Design top, start of the top module:
module top(
    input clk, rst,
    input [3:0] key_in,
    output [6:0] seg,
    output [7:0] sel,
    output reg [2:0] led, sel_led,
    output buz
);
    wire [2:0] key_val;
    localparam  S1 = 3'd1,
                S2 = 3'd2,
                S3 = 3'd3,
                S4 = 3'd4;
    key u_key(
        .clk(clk),
        .rst(rst),
        .key_in(key_in),
        .key_val(key_val)
    );
    reg [20:0] data_to_show;
    seg u_seg(
        .clk(clk),
        .rst(rst),
        .seg(seg),
        .sel(sel),
        .data(data_to_show)
    );
    wire [20:0] data_clock, data_stopwatch, data_timer;
    wire [2:0] led_clock, led_timer;
    wire [2:0] key_val_clock, key_val_stopwatch, key_val_timer;
    reg [1:0] current_state, next_state;
    localparam  CLOCK       = 2'b00,
                STOPWATCH   = 2'b01,
                TIMER       = 2'b11;
    assign key_val_clock = (current_state == CLOCK) ? key_val : 3'd0;
    assign key_val_stopwatch = (current_state == STOPWATCH) ? key_val : 3'd0;
    assign key_val_timer = (current_state == TIMER) ? key_val : 3'd0;
    clock u_clock (
        .clk(clk),
        .rst(rst),
        .key_val(key_val_clock),
        .data(data_clock),
  ...
Size: ~160 flip-flops, roughly 28 I/O pins, about 9800 um2 of cells after synthesis.
Settings: LEC_CHECK=0, CAP_MARGIN=20, CORE_MARGIN=2, CORE_UTILIZATION=66, CTS_CLUSTER_SIZE=98, PLACE_DENSITY=0.4, SLEW_MARGIN=20, TNS_END_PERCENT=15; clock period 5.53 ns.
run.sh (not shown) runs the stock make flow with config.mk's settings and CLKGATE_MAP_FILE=.
The baseline completed, yet does not pass: setup timing.
==> next run, changes <==
- CORE_UTILIZATION: 66 -> 16
- CTS_CLUSTER_SIZE: 98 -> default
- PLACE_DENSITY: 0.4 -> default
- TNS_END_PERCENT: 15 -> default
- clock period: 5.53 -> 14.9 ns (I/O delays scaled with it)
After rerunning: The new run finished clean; utilization is lower by 59 points; global-route usage is lower by 22 points; critical path depth is lower by 3; cell count is higher by well over a third; clock skew barely changes; register-to-register slack gets better by 9400 ps; setup slack gets better by 6000 ps; clock-buffer cell count is lower by 1; clock power is lower by well over a third; total power is lower by well over a third; flip-flop count is unchanged.

---

Starting RTL as in the previous note.
export LEC_CHECK = 0
export ABC_AREA = 1
export CAP_MARGIN = 20
export CORE_ASPECT_RATIO = 0.7
export CORE_MARGIN = 2
export CORE_UTILIZATION = 72
export CTS_CLUSTER_DIAMETER = 397
export CTS_CLUSTER_SIZE = 99
export SLEW_MARGIN = 20
create_clock -name core_clock -period 4.56 [get_ports {clk}]
The baseline produced a layout that fails on setup timing.
Edit:
- CORE_ASPECT_RATIO: 0.7 -> default
- CORE_UTILIZATION: 72 -> 68
- CTS_CLUSTER_DIAMETER: 397 -> default
- CTS_CLUSTER_SIZE: 99 -> 37
- clock period: 4.56 -> 4.52 ns (I/O delays scaled with it)
Result: The new run produced a layout that fails on setup timing; final area falls slightly; register-to-register slack gets better by 0.42 ns; setup slack gains 0.033 ns; die area climbs by a few percent; clock power goes up by a few percent; final cell count goes down slightly.
Edit:
- CAP_MARGIN: 20 -> 0
- CORE_ASPECT_RATIO: default -> 0.91
- CORE_UTILIZATION: 68 -> 72
- CTS_CLUSTER_DIAMETER: default -> 376
- PLACE_DENSITY: default -> 0.42
Effect: The new run finished with setup timing left; total power hardly moves; worst hold slack stays flat; synthesized cell count does not change; via count increases by a few percent; area after synthesis stays the same; final area increases slightly.
Edit:
- CAP_MARGIN: 0 -> 20
- CTS_CLUSTER_DIAMETER: 376 -> 25
- SETUP_SLACK_MARGIN: default -> 1.19
Effect: The new run finished with setup timing left. Combinational power grows by about 4%. First-iteration DRC count shrinks by 40%. Power grows by about 0.7%. Final cell count shrinks by about 2%. Cell area shrinks by about 2.7%. Setup slack stays flat. Routed wire length shrinks by 14%.

---

Setup of build 15:
Starting RTL as in the previous note.
Settings: LEC_CHECK=0, ABC_AREA=1, CAP_MARGIN=0, CELL_PAD_IN_SITES_DETAIL_PLACEMENT=2, CELL_PAD_IN_SITES_GLOBAL_PLACEMENT=1, CORE_MARGIN=10, CORE_UTILIZATION=59, CTS_CLUSTER_SIZE=78, GPL_ROUTABILITY_DRIVEN=0, GPL_TIMING_DRIVEN=0, HOLD_SLACK_MARGIN=0.14, MAX_ROUTING_LAYER=met4, MIN_ROUTING_LAYER=met1, PLACE_DENSITY_LB_ADDON=0.02, SETUP_SLACK_MARGIN=0.01, SLEW_MARGIN=10, TNS_END_PERCENT=85; clock period 5.72 ns.
Build 15 did not finish; a tool error ended it in detailed placement (3_5_place_dp).
Edits applied to the flow inputs when going from build 15 to build 2:
- CORE_MARGIN changed from 10 to 2
- GPL_TIMING_DRIVEN removed (was 0)
- CTS_CLUSTER_SIZE removed (was 78)
- SETUP_SLACK_MARGIN removed (was 0.01)
- SLEW_MARGIN changed from 10 to 20
- MIN_ROUTING_LAYER removed (was met1)
- PLACE_DENSITY_LB_ADDON removed (was 0.02)
- ABC_AREA removed (was 1)
- MAX_ROUTING_LAYER removed (was met4)
- CORE_UTILIZATION changed from 59 to 49
- CELL_PAD_IN_SITES_DETAIL_PLACEMENT removed (was 2)
- CELL_PAD_IN_SITES_GLOBAL_PLACEMENT removed (was 1)
- TNS_END_PERCENT removed (was 85)
- HOLD_SLACK_MARGIN removed (was 0.14)
- CAP_MARGIN changed from 0 to 20
- GPL_ROUTABILITY_DRIVEN removed (was 0)
- the clock period (ns, I/O delays scaled along) changed from 5.72 to 7.99
## What came out
Build 2 completed; timing, DRC and antenna clean
Compare build 15 and build 2 | synthesized cell count lower: build 2
In build 2, synthesized area is higher than in build 15.
Compared with build 15, build 2 shows a higher area share of xor/xnor cells in the synthesized design.
[build 2] area of the die fell about 3% relative to build 15
Simple-gate area share of the yosys netlist came out lower on build 2 than on build 15.
Inputs modified between build 2 and build 5:
- ABC_AREA: unset -> 0
- SETUP_SLACK_MARGIN: unset -> 1.34
- CTS_CLUSTER_SIZE: unset -> 15
- CORE_UTILIZATION: 49 -> 68
- the clock period (ns, I/O delays scaled along): 7.99 -> 4.52
## What came out
Summary — maximum fanout count along the critical path, build 5 relative to build 2: lower, by 20.
Every run in build 2 and build 5 closed cleanly, with the single exception of build 5.
The flow completed for build 5, but it is not clean: the layout still shows negative setup slack.
Critical path depth in build 5 vs build 2: up 8
From build 2 to build 5, multiplexer fraction of the synthesized cell area did not move at all.
Run comparison: build 2 cell at the slowest stage of the critical path a31oi_1; build 5 cell at the slowest stage of the critical path dfrtp_2
Compared with build 2, in build 5 worst setup slack shows a reduction of 1410 ps, final area now sits higher, non-clock buffer count higher.
Going from build 2 to build 5, core utilization at floorplan grows by 20 points.
#### Input delta (build 90 over build 5)
- SETUP_SLACK_MARGIN no longer set, was 1.34
- CTS_CLUSTER_SIZE no longer set, was 15
- ABC_AREA no longer set, was 0
- the clock period (ns, I/O delays scaled along) now 6.75, was 4.52
[summary]
Post-cts gate resize count sits lower in build 90 than in build 5.
Diff build 5 -> build 90: post-layout worst setup margin now sits higher; routed wire length moved down; routed via count decreased 1,471; final clock period utilization by the worst path went down; minimum hold slack fell 25 ps.
Total power consumption of the routed design in build 90 is 1100 uW below build 5.
Area of all placed cells without fillers in build 90 is 12% below build 5.
Build 90 ends up with lower combinational power than build 5 does.
Build 90 closes out successfully: all stages finished, all timing, DRC and antenna checks passed.
On hold violation total from the final report, build 5 and build 90 are basically level.
In the reports for build 5 and build 90, the smaller number of instances in the placed design belongs to build 90.

---

top again, from the RTL that the note above started with.
make LEC_CHECK=0 ABC_AREA=1 CAP_MARGIN=20 CORE_ASPECT_RATIO=1.01 CORE_MARGIN=4 CORE_UTILIZATION=56 CTS_CLUSTER_DIAMETER=264 CTS_CLUSTER_SIZE=49 GPL_TIMING_DRIVEN=0 MIN_ROUTING_LAYER=met2 SLEW_MARGIN=20 finish   # period 10.4 ns
Rerun with:
Settings changed: ABC_AREA 1 to not set, CORE_ASPECT_RATIO 1.01 to not set, CORE_MARGIN 4 to 2, CORE_UTILIZATION 56 to 66, CTS_CLUSTER_DIAMETER 264 to not set, CTS_CLUSTER_SIZE 49 to not set, GPL_TIMING_DRIVEN 0 to not set, MIN_ROUTING_LAYER met2 to not set.
Clock period 10.4 ns to 4.52 ns, I/O delays scaled along.
The new run finished with setup timing left.
Register-to-register slack is worse by 6.0 ns.
Clock power came out higher by well over a third.
Worst setup slack is worse by 4.5 ns.
Core utilization came out higher by 20 points.
Die size came out lower by about a fifth.
Non-clock buffer count came out higher by 144.
Total power came out higher by well over a third.
Critical path depth came out lower by 11.
Rerun with:
Settings changed: ABC_AREA set to 1, CORE_ASPECT_RATIO set to 0.91, CORE_UTILIZATION 66 to 72, CTS_CLUSTER_SIZE set to 37, PLACE_DENSITY set to 0.42.
The changed run reached the layout checks and failed them: setup timing.
Via count rises by roughly a tenth.
Worst hold slack improved by 0.12 ns.
Clock power is higher by a few percent.
Area after synthesis falls slightly.
Final area shrinks by a few percent.
Maximum frequency came out higher by a few percent.
First-iteration DRC count goes up by well over a third.
Die area drops by roughly a tenth.
Register-to-register slack gets worse by 0.35 ns.
Synthesized cell count came out higher by roughly a tenth.

---

Setup of red:
top again, from the RTL that the note above started with.
==> flow/design.v (excerpt) <==
module top(
    input clk, rst,
    input [3:0] key_in,
    output [6:0] seg,
    output [7:0] sel,
    output reg [2:0] led, sel_led,
    output buz
);
export LEC_CHECK = 0
export ABC_AREA = 0
export CAP_MARGIN = 0
export CELL_PAD_IN_SITES_GLOBAL_PLACEMENT = 0
export CORE_MARGIN = 2
export CORE_UTILIZATION = 72
export CTS_CLUSTER_DIAMETER = 314
export CTS_CLUSTER_SIZE = 17
export MAX_ROUTING_LAYER = met5
export MIN_ROUTING_LAYER = met1
export PLACE_DENSITY_LB_ADDON = 0.04
export SETUP_SLACK_MARGIN = 1.35
export SLEW_MARGIN = 20
create_clock -name core_clock -period 4.72 [get_ports {clk}]
red completed end to end; final checks failed (negative setup slack).
Changes in blue relative to red:
# red
export LEC_CHECK = 0
export ABC_AREA = 0
export CAP_MARGIN = 0
export CELL_PAD_IN_SITES_GLOBAL_PLACEMENT = 0
export CORE_MARGIN = 2
export CORE_UTILIZATION = 72
export CTS_CLUSTER_DIAMETER = 314
export CTS_CLUSTER_SIZE = 17
export MAX_ROUTING_LAYER = met5
export MIN_ROUTING_LAYER = met1
export PLACE_DENSITY_LB_ADDON = 0.04
export SETUP_SLACK_MARGIN = 1.35
export SLEW_MARGIN = 20
create_clock -name core_clock -period 4.72 [get_ports {clk}]
# blue
export LEC_CHECK = 0
export ABC_AREA = 1
export CAP_MARGIN = 20
export CORE_MARGIN = 2
export CORE_UTILIZATION = 72
export CTS_CLUSTER_DIAMETER = 357
export CTS_CLUSTER_SIZE = 24
export PLACE_DENSITY = 0.41
export SETUP_SLACK_MARGIN = -0.23
export SLEW_MARGIN = 20
create_clock -name core_clock -period 4.72 [get_ports {clk}]
Results
STATUS run=blue STAGES=ALL_DONE FINAL_CHECKS=FAILED CAUSE=negative setup slack
Re layout overhead on the synthesized area: blue is 3.5 points down on red.
Setup slack in blue is larger than in red.
On die size, red loses to blue.
blue -> red: final tally of setup violations delta 0, exact match
blue against red: number of rows created at floorplan barely changed; post-synthesis instance area shrank by about 1.8%.
seg[0] as the capture point of the critical path was reported by blue, and seg[1] by red.
Input-level comparison between green and blue:
# blue
export LEC_CHECK = 0
export ABC_AREA = 1
export CAP_MARGIN = 20
export CORE_MARGIN = 2
export CORE_UTILIZATION = 72
export CTS_CLUSTER_DIAMETER = 357
export CTS_CLUSTER_SIZE = 24
export PLACE_DENSITY = 0.41
export SETUP_SLACK_MARGIN = -0.23
export SLEW_MARGIN = 20
create_clock -name core_clock -period 4.72 [get_ports {clk}]
# green
export LEC_CHECK = 0
export CAP_MARGIN = 20
export CORE_MARGIN = 2
export CORE_UTILIZATION = 72
export SLEW_MARGIN = 20
create_clock -name core_clock -period 7.99 [get_ports {clk}]
## What came out
- green: full flow OK, the timing, design-rule and antenna checks passed
- Between green and blue, the required arrival time at the worst endpoint is higher for green.
- Number of global-route vias before repair is higher on blue
- Overall routed net length ends up higher on blue.
Power is estimated from default activity; no workload was simulated.
